==> inputs of 10-01 <==
==> flow/design.v <==
module keypad_encoder_4x4(input [7:0]data,output reg [3:0] encode_data);
  always @(data) begin
    case(data)
      8'h81: encode_data = 4'd0;
      8'h82: encode_data = 4'd1;
      8'h84: encode_data = 4'd2;
      8'h88: encode_data = 4'd3;
      8'h41: encode_data = 4'd4;
      8'h42: encode_data = 4'd5;
      8'h44: encode_data = 4'd6;
      8'h48: encode_data = 4'd7;
      8'h21: encode_data = 4'd8;
      8'h22: encode_data = 4'd9;
      8'h24: encode_data = 4'd10;
      8'h28: encode_data = 4'd11;
      8'h11: encode_data = 4'd12;
      8'h12: encode_data = 4'd13;
      8'h14: encode_data = 4'd14;
      8'h18: encode_data = 4'd15;
      default: encode_data = 4'd0;
  endcase
 end
endmodule
module keypad_scanner #(parameter rows_count=4, 
                        parameter cols_count=4)(input clk, rst, start, input [rows_count-1:0] rows, input ack, 
                                                output reg[cols_count-1:0] cols,output reg[cols_count+rows_count-1:0] data, output reg done);
  typedef enum {scan_rows, detect_row, wait_key_release} States_e;
  States_e state,nextState;
  always_ff @(posedge clk) begin: rst_clk_blk
    if(!rst) begin
      state <= scan_rows;
    end
    else
      state <= nextState;
  end:rst_clk_blk
  always_ff @(posedge clk) begin: Scanning
   if (!rst) begin 
      cols <= '0;
      cols[0] <= 1; 
   end
   else begin
   if(start == 1) begin:start_fsm
    case(state) 
      scan_rows: begin
                     if(rows == 0) begin
                       cols <= {cols[cols_count-2:0],cols[cols_count-1]}; 
                     end
      end
 endcase
   end
  end
  end:Scanning
  always_comb begin
     case(state) 
      scan_rows: begin 
                   data = '0;
                   done = 0;
                 end
      detect_row: begin 
                    if (ack == 0) begin data = {rows,cols};
                                        done = 1;
                                  end
                    else begin data = 0;
                               done = 0;
                  end
                end            
      wait_key_release: begin 
                   data = 0;
                   done = 0;
                 end  
      default: begin 
                   data = 0;
                   done = 0;
                 end  
    endcase
  end
  always_comb begin: state_change
   case(state) 
     scan_rows: begin
                 if(rows != 0 )
                      nextState = detect_row;
                 else
                      nextState = scan_rows;
     end
     detect_row: if(ack == 1) begin
                    nextState = wait_key_release;
                 end
                 else nextState = detect_row;
     wait_key_release: if(rows != 0) nextState = wait_key_release;
                       else          nextState = scan_rows;
     default: nextState = scan_rows;
   endcase
  end:state_change
endmodule
module keypad_controller #(parameter cols_count=4,parameter rows_count=4)(
                           input clk, rst, enable, ack,
                           output [cols_count-1:0] cols,
                           input [rows_count-1:0]rows,
                           output reg [3:0] encode_data,
                           output reg done);
  wire [cols_count+rows_count-1:0] data;
  keypad_scanner kpad_scanner(.clk(clk), .rst(rst), .start(enable), .rows(rows),.cols(cols),.data(data),.ack(ack),.done(done));
  keypad_encoder_4x4 kpad_encode(.data(data),.encode_data(encode_data));
endmodule
module alu #(parameter BCDdigits=2)(           input [3:0]operator,
					       input bit op1_sign,
					       input bit op2_sign,
                                               input [BCDdigits*4-1:0] operand1,operand2,
                                               output reg [BCDdigits*4*2-1:0]result,
                                               output reg sign);
  parameter plus     = 4'd10;
  parameter subtract = 4'd11;
  parameter mul      = 4'd12;
  parameter div      = 4'd13;
  always_comb begin
     sign = 0;
     case(operator) 
        plus: begin
             if(op1_sign == 0 && op2_sign == 0) begin
	     result =  operand1 + operand2;
             sign = 0;
	     end
	     else if(op1_sign == 0 && op2_sign == 1) begin
	     result =  operand1 - operand2;
             sign = 0;
	     end
	     else if(op1_sign == 1 && op2_sign == 0) begin
	       if (operand1 < operand2) begin
	         result =  operand2 - operand1;
                 sign = 0;
	       end
	       else begin
	         result = operand1 - operand2;
	         sign = 1;
	       end
	       end
	     else begin
	     result =  operand1 + operand2;
             sign = 1;
	     end
            end
        subtract: begin
             if(op1_sign == 0 && op2_sign == 0) begin
	      if (operand1 < operand2) begin
               result = operand2 - operand1;
               sign = 1;
             end
             else begin
               result = operand1 - operand2;
               sign = 0;
             end
             end
            else if(op1_sign == 1 && op2_sign == 1) begin
	      if (operand1 < operand2) begin
               result = operand2 - operand1;
               sign = 0;
             end
             else begin
               result = operand1 - operand2;
               sign = 1;
             end
             end
            else if(op1_sign == 0 && op2_sign == 1) begin
	       result = operand1 + operand2;
               sign = 0;
            end
            else begin
	       result = operand1 + operand2;
               sign = 1;
             end
            end
        mul: begin
             if(op1_sign == 0 && op2_sign == 0) begin
	      result =  operand1 * operand2;
              sign = 0;
	     end
	     else if(op1_sign == 0 && op2_sign == 1) begin
	     result =  operand1 * operand2;
             sign = 1;
	     end
	     else if(op1_sign == 1 && op2_sign == 0) begin
	     result =  operand1 * operand2;
             sign = 1;
	     end
	     else begin
	     result =  operand1 * operand2;
             sign = 0;
	     end
            end
        div: begin
               if(operand2 == 0) result = 0;      
               else  begin
             if(op1_sign == 0 && op2_sign == 0) begin
	      result =  operand1 / operand2;
              sign = 0;
	     end
	     else if(op1_sign == 0 && op2_sign == 1) begin
	     result =  operand1 / operand2;
             sign = 1;
	     end
	     else if(op1_sign == 1 && op2_sign == 0) begin
	     result =  operand1 / operand2;
             sign = 1;
	     end
	     else begin
	     result =  operand1 / operand2;
             sign = 0;
	     end
	       end
            end
        default: begin 
	          result = 0;
		  sign = 0;
		 end
      endcase
  end
endmodule
module BCD2binary #(parameter BCDdigits = 4)(input [BCDdigits*4-1:0] bcd,
                                             output reg [BCDdigits*4-1:0] binary);
 always @(bcd)begin
    binary = bcd[15:12]* 10'd1000 + bcd[11:8] * 8'd100 +bcd[7:4] * 8'd10 + bcd[3:0]; 
 end
endmodule
module binary2BCD(input [15:0] binary,
                  output reg [15:0] bcd);
  reg[3:0] digit1,digit2,digit3,digit4;
  integer counter;
  always @(binary) begin
      digit1 = 0;
      digit2 = 0;
      digit3 = 0;
      digit4 = 0;
      counter = 0;
   if(binary <= 16'h270f) begin   
    for (counter = 15; counter >= 0; counter = counter - 1) begin
      if(digit2 >= 5)  digit2 = digit2 + 3;
      if(digit3 >= 5)  digit3 = digit3 + 3;
      if(digit4 >= 5)  digit4 = digit4 + 3;
      digit1 = digit1 << 1;
      digit1[0] = digit2[3];
      digit2 = digit2 << 1;
      digit2[0] = digit3[3];
      digit3 = digit3 << 1;
      digit3[0] = digit4[3];
      digit4 = digit4 << 1;
      digit4[0] = binary[counter];  
    end
   bcd = {digit1,digit2,digit3,digit4};
  end
  else begin
    bcd = {4'h0,4'ha,4'hb,4'hb};
  end
  end
endmodule
`timescale 1 ns / 1 ns
module control_logic #(parameter BCDdigits=2)(input [3:0] data,
                                            input clk, rst, done,
                                            output reg ack,
                                            output reg [BCDdigits*4*2-1:0] display,
                                            output reg sign);
  typedef enum {start, receiveBCDdigits_set1, receiveOperation, receiveBCDdigits_set2, compute_and_continue, ack_BCDdigits_set1, ack_BCDdigits_set2, ack_operation} States_e;
  States_e state,nextState;
  reg [BCDdigits*4-1:0] operand1,operand2;
  reg [3:0] operator;
  reg op1_sign;
  wire [BCDdigits*4*2-1:0] op_bin1,op_bin2;
  wire [BCDdigits*4*2-1:0] op;
  wire op2_sign,alu_sign;
  reg [15:0] alu_op1,alu_op2;    
  reg [31:0] alu_result;
  reg [15:0] condt_result;
  assign condt_result = (alu_result > 32'd9999) ? '1:alu_result[15:0];
  assign op2_sign = '0;
  alu#(.BCDdigits(4)) alu(.operator(operator),.operand1(op_bin1),.operand2(op_bin2),.result(alu_result),.sign(alu_sign),.op1_sign(op1_sign),.op2_sign(op2_sign));  
  BCD2binary bb1(.bcd(alu_op1),.binary(op_bin1));
  BCD2binary bb2(.bcd(alu_op2),.binary(op_bin2));
  binary2BCD b2b(.binary(condt_result),.bcd(op));
  always_ff @(posedge clk) begin: rst_clk_blk
    if(!rst) begin
     state <= start;
    end
    else
      state <= nextState;
  end:rst_clk_blk
 always @(posedge clk) begin:fsm_logic
      case(state)
        start:   begin  ack <= '0;
                   operand1 <= '0;
                   operand2 <= '0;
                   operator <= '0;
                   alu_op1  <= '0;
                   alu_op2  <= '0; 
                   op1_sign <= '0;
                 end
        receiveBCDdigits_set1: begin 
                            ack <= 1;
                            if(data <= 4'd9) begin   
                              operand1 <= {operand1[BCDdigits*4-4-1:0],data};   
                            end
                            sign <= 0;
                           end
        ack_BCDdigits_set1: 
                            begin 
                               ack <= 0;
                               alu_op1 <= operand1;
                               display <= operand1;
                            end
        receiveOperation: begin
                           ack <= 1;
                           operator <= data[3:0];   
                          end
        ack_operation: 
                       begin 
                          ack <= 0;
                       end
        receiveBCDdigits_set2: begin 
                           ack <= 1;
                             operand2 <= {operand2[BCDdigits*4-4-1:0],data};   
                           sign <= 0;
                         end
        ack_BCDdigits_set2: 
                            begin
                              ack <= 0;
			      sign <= 0;
                              display <= operand2;
                              alu_op2 <= operand2;
                            end
        compute_and_continue: begin 
                         ack <= 1;
                         if(data >=4'd9) begin   
                           if(op != 16'habb) alu_op1 <= op;
                           else alu_op1 <= 0;
                           op1_sign <= alu_sign;
                           operand2 <= '0;
                           alu_op2 <= '0;
                           operator <= data[3:0];
                           display <= op; 
			   sign <= alu_sign;
                         end
                   end
        endcase
  end:fsm_logic
  always_comb begin: always_comb_nextstate
    case(state)
         start:           if(done == 1) nextState = receiveBCDdigits_set1;
                          else nextState = start;
        receiveBCDdigits_set1: 
                          if (done == 1) nextState = ack_BCDdigits_set1;
                          else nextState = receiveBCDdigits_set1;
        ack_BCDdigits_set1: 
                         if(done == 1 && data <= 4'd9) 
                           nextState = receiveBCDdigits_set1;
                         else if (done == 1 && data <=4'd13) 
                           nextState = receiveOperation;
                         else if(done ==1)
                           nextState = start;
                         else nextState = ack_BCDdigits_set1;
        receiveOperation:
                          if(done == 1) nextState = ack_operation;
                          else nextState = receiveOperation;
        ack_operation: 
                     if(done==1)
                       nextState = receiveBCDdigits_set2;
                     else nextState = ack_operation;
        receiveBCDdigits_set2:
                          if (done == 1) nextState = ack_BCDdigits_set2;
                          else nextState = receiveBCDdigits_set2;
        ack_BCDdigits_set2:
                         if(done == 1 && data <= 4'd9) 
                           nextState = receiveBCDdigits_set2;
                         else if (done == 1 && data <= 4'd14) 
                           nextState = compute_and_continue;
                         else if(done ==1)
                           nextState = start;
                         else nextState = ack_BCDdigits_set2;
        compute_and_continue: if (data <= 4'd13)
                           nextState = ack_operation;
                         else if (done == 1)
                           nextState = start;
                         else nextState = compute_and_continue;
        default : nextState = start;       
        endcase
  end: always_comb_nextstate
endmodule
module BCD2seg7 (input [3:0] bcd,
                 output reg [7:0]leds);
	always @(bcd)
		case (bcd)      
			4'h0: leds = 8'b0111_1110;
	   		4'h1: leds = 8'b0011_0000;
			4'h2: leds = 8'b0110_1101;
			4'h3: leds = 8'b0111_1001;
			4'h4: leds = 8'b0011_0011;
			4'h5: leds = 8'b0101_1011;
			4'h6: leds = 8'b0101_1111;
			4'h7: leds = 8'b0111_0000;
			4'h8: leds = 8'b0111_1111;
			4'h9: leds = 8'b0111_1011;
			4'ha: leds = 8'b0100_1111;   
			4'hb: leds = 8'b0000_0101;   
			default: leds = 8'b0000_0000;
		endcase
endmodule
module display #(parameter BCDdigits = 2)(input [BCDdigits*4*2-1:0] display_data,
                                          output wire [7:0]seven_seg_data1,seven_seg_data2,seven_seg_data3,seven_seg_data4);
 BCD2seg7 disp1(.bcd(display_data[15:12]),.leds(seven_seg_data1));
 BCD2seg7 disp2(.bcd(display_data[11:8]),.leds(seven_seg_data2));
 BCD2seg7 disp3(.bcd(display_data[7:4]),.leds(seven_seg_data3));
 BCD2seg7 disp4(.bcd(display_data[3:0]),.leds(seven_seg_data4));
endmodule
`timescale 1 ns / 1 ns
module calculator #(parameter BCDdigits = 2,parameter cols_count=4,parameter rows_count=4)(
                                                                                          input clk,rst,start,
                                                                                          output [cols_count-1:0] cols,
                                                                                          input [rows_count-1:0] rows,
                                                                                          output reg [7:0] digit1,digit2,digit3,digit4,
                                                                                          output reg sign);
  wire [BCDdigits*4*2-1:0] display;
  wire [3:0]encode_data;
  wire done,ack;
  keypad_controller kpad_controller(.clk(clk), .rst(rst), .enable(start), .ack(ack),.cols(cols),.rows(rows),.encode_data(encode_data),.done(done));
  control_logic control_logic(.data(encode_data), .clk(clk), .rst(rst), .done(done), .ack(ack), .display(display),.sign(sign));
  display disp(.display_data(display[15:0]),.seven_seg_data1(digit1),.seven_seg_data2(digit2),.seven_seg_data3(digit3),.seven_seg_data4(digit4));
 endmodule
==> flow/run.sh <==
#!/bin/bash
# the make line also repeats each setting of config.mk as NAME=value (left out here)
make -C /OpenROAD-flow-scripts/flow DESIGN_CONFIG=/design/flow/config.mk WORK_HOME=/design/flow/orfs CLKGATE_MAP_FILE= finish
==> flow/config.mk <==
export PLATFORM = sky130hd
export DESIGN_NAME = calculator
export DESIGN_NICKNAME = calculator
export VERILOG_FILES = /design/flow/design.v
export SDC_FILE = /design/flow/constraint.sdc
export NUM_CORES = 4
export LEC_CHECK = 0
export CAP_MARGIN = 20
export CORE_ASPECT_RATIO = 1.23
export CORE_MARGIN = 8
export CORE_UTILIZATION = 57
export CTS_CLUSTER_DIAMETER = 187
export CTS_CLUSTER_SIZE = 99
export GPL_ROUTABILITY_DRIVEN = 0
export GPL_TIMING_DRIVEN = 0
export HOLD_SLACK_MARGIN = -0.07
export SLEW_MARGIN = 0
export TNS_END_PERCENT = 5
==> flow/constraint.sdc <==
create_clock -name core_clock -period 85.0 [get_ports {clk}]
set_input_delay 17.0000 -clock core_clock [delete_from_list [all_inputs] [get_ports {clk}]]
set_output_delay 17.0000 -clock core_clock [all_outputs]
set_load 0.01 [all_outputs]
==> inputs of 05-27, as changes to 10-01 <==
==> flow/config.mk (replaced) <==
export PLATFORM = sky130hd
export DESIGN_NAME = calculator
export DESIGN_NICKNAME = calculator
export VERILOG_FILES = /design/flow/design.v
export SDC_FILE = /design/flow/constraint.sdc
export NUM_CORES = 4
export LEC_CHECK = 0
export ABC_AREA = 1
export CAP_MARGIN = 15
export CELL_PAD_IN_SITES_DETAIL_PLACEMENT = 1
export CORE_ASPECT_RATIO = 1.6
export CORE_MARGIN = 2
export CORE_UTILIZATION = 40
export SLEW_MARGIN = 15
export TNS_END_PERCENT = 10
==> inputs of 04-07, as changes to 10-01 <==
==> flow/config.mk (replaced) <==
export PLATFORM = sky130hd
export DESIGN_NAME = calculator
export DESIGN_NICKNAME = calculator
export VERILOG_FILES = /design/flow/design.v
export SDC_FILE = /design/flow/constraint.sdc
export NUM_CORES = 4
export LEC_CHECK = 0
export ABC_AREA = 1
export CAP_MARGIN = 20
export CORE_MARGIN = 2
export CORE_UTILIZATION = 72
export CTS_CLUSTER_DIAMETER = 41
export PLACE_DENSITY_LB_ADDON = 0.21
export SLEW_MARGIN = 20
==> flow/constraint.sdc (replaced) <==
create_clock -name core_clock -period 68.6 [get_ports {clk}]
set_input_delay 13.7200 -clock core_clock [delete_from_list [all_inputs] [get_ports {clk}]]
set_output_delay 13.7200 -clock core_clock [all_outputs]
set_load 0.01 [all_outputs]
==> design notes <==
Leaving out the clock tree, the finished layout contains a buffer count of 73. The sequential area share after synthesis came out at 6.45%. The largest fanout of any net on the critical path is 35.

With the critical path arrival at 76.84 ns, the biggest cell delay along the critical path is 0.60 ns. The run finished with no timing, DRC or antenna violations. The cell count after synthesis came out at 6397. Before placement the cells fill 40.3% of the core. Sorting the synthesis cell report by count puts at the top sky130_fd_sc_hd__nand2_1. The worst-case setup slack after placement was 8.57 ns. Across all stage logs, warnings added up to 79.
Source of the figures above: 05-27

==> design notes <==
The run finished with no timing, DRC or antenna violations. After the first detailed-routing iteration, the DRC count stood at 2330. The most frequent cell after synthesis is sky130_fd_sc_hd__ha_1. Max fanout on the critical path was recorded as 10. Logged for this run, the post-placement worst setup slack is -17.13 ns.

The final layout report lists a non-clock buffer count of 470. The max-slew check reports its worst relative slack as 15.2%. Per Yosys stat, the portion of area used by sequential elements is 7.42%.

The timing report gives the biggest stage delay along the critical path as 0.67 ns. The logs give 57.3% for the core utilization before placement and 81.92 ns for the critical path arrival. The tool warning count is 81. With the top-area cell type share of the netlist area at 17.3%, the instance count of the mapped netlist is 4883.
Source of the figures above: 10-01

==> design notes <==
Summing every instance area after synthesis gives 0.0421 mm2. Per the layout report, the design carries 4639 filler cells. The flow ran to the end and the layout has no timing, DRC or antenna violations.

The layout has 169 buffers outside the clock class. In this run the worst path has a maximum fanout of 15. The cell count after synthesis came out at 6397. Tool warning count: 79.

Entering global routing, the biggest net connects 37 pins. The critical path arrival came out at 63.65 ns. The worst-case setup slack after placement is -1.63 ns.

For this configuration, the core starts out at a cell density of 72.9%. The most frequent cell after synthesis is sky130_fd_sc_hd__nand2_1. The biggest cell delay along the critical path is 0.50 ns.
Source of the figures above: 04-07

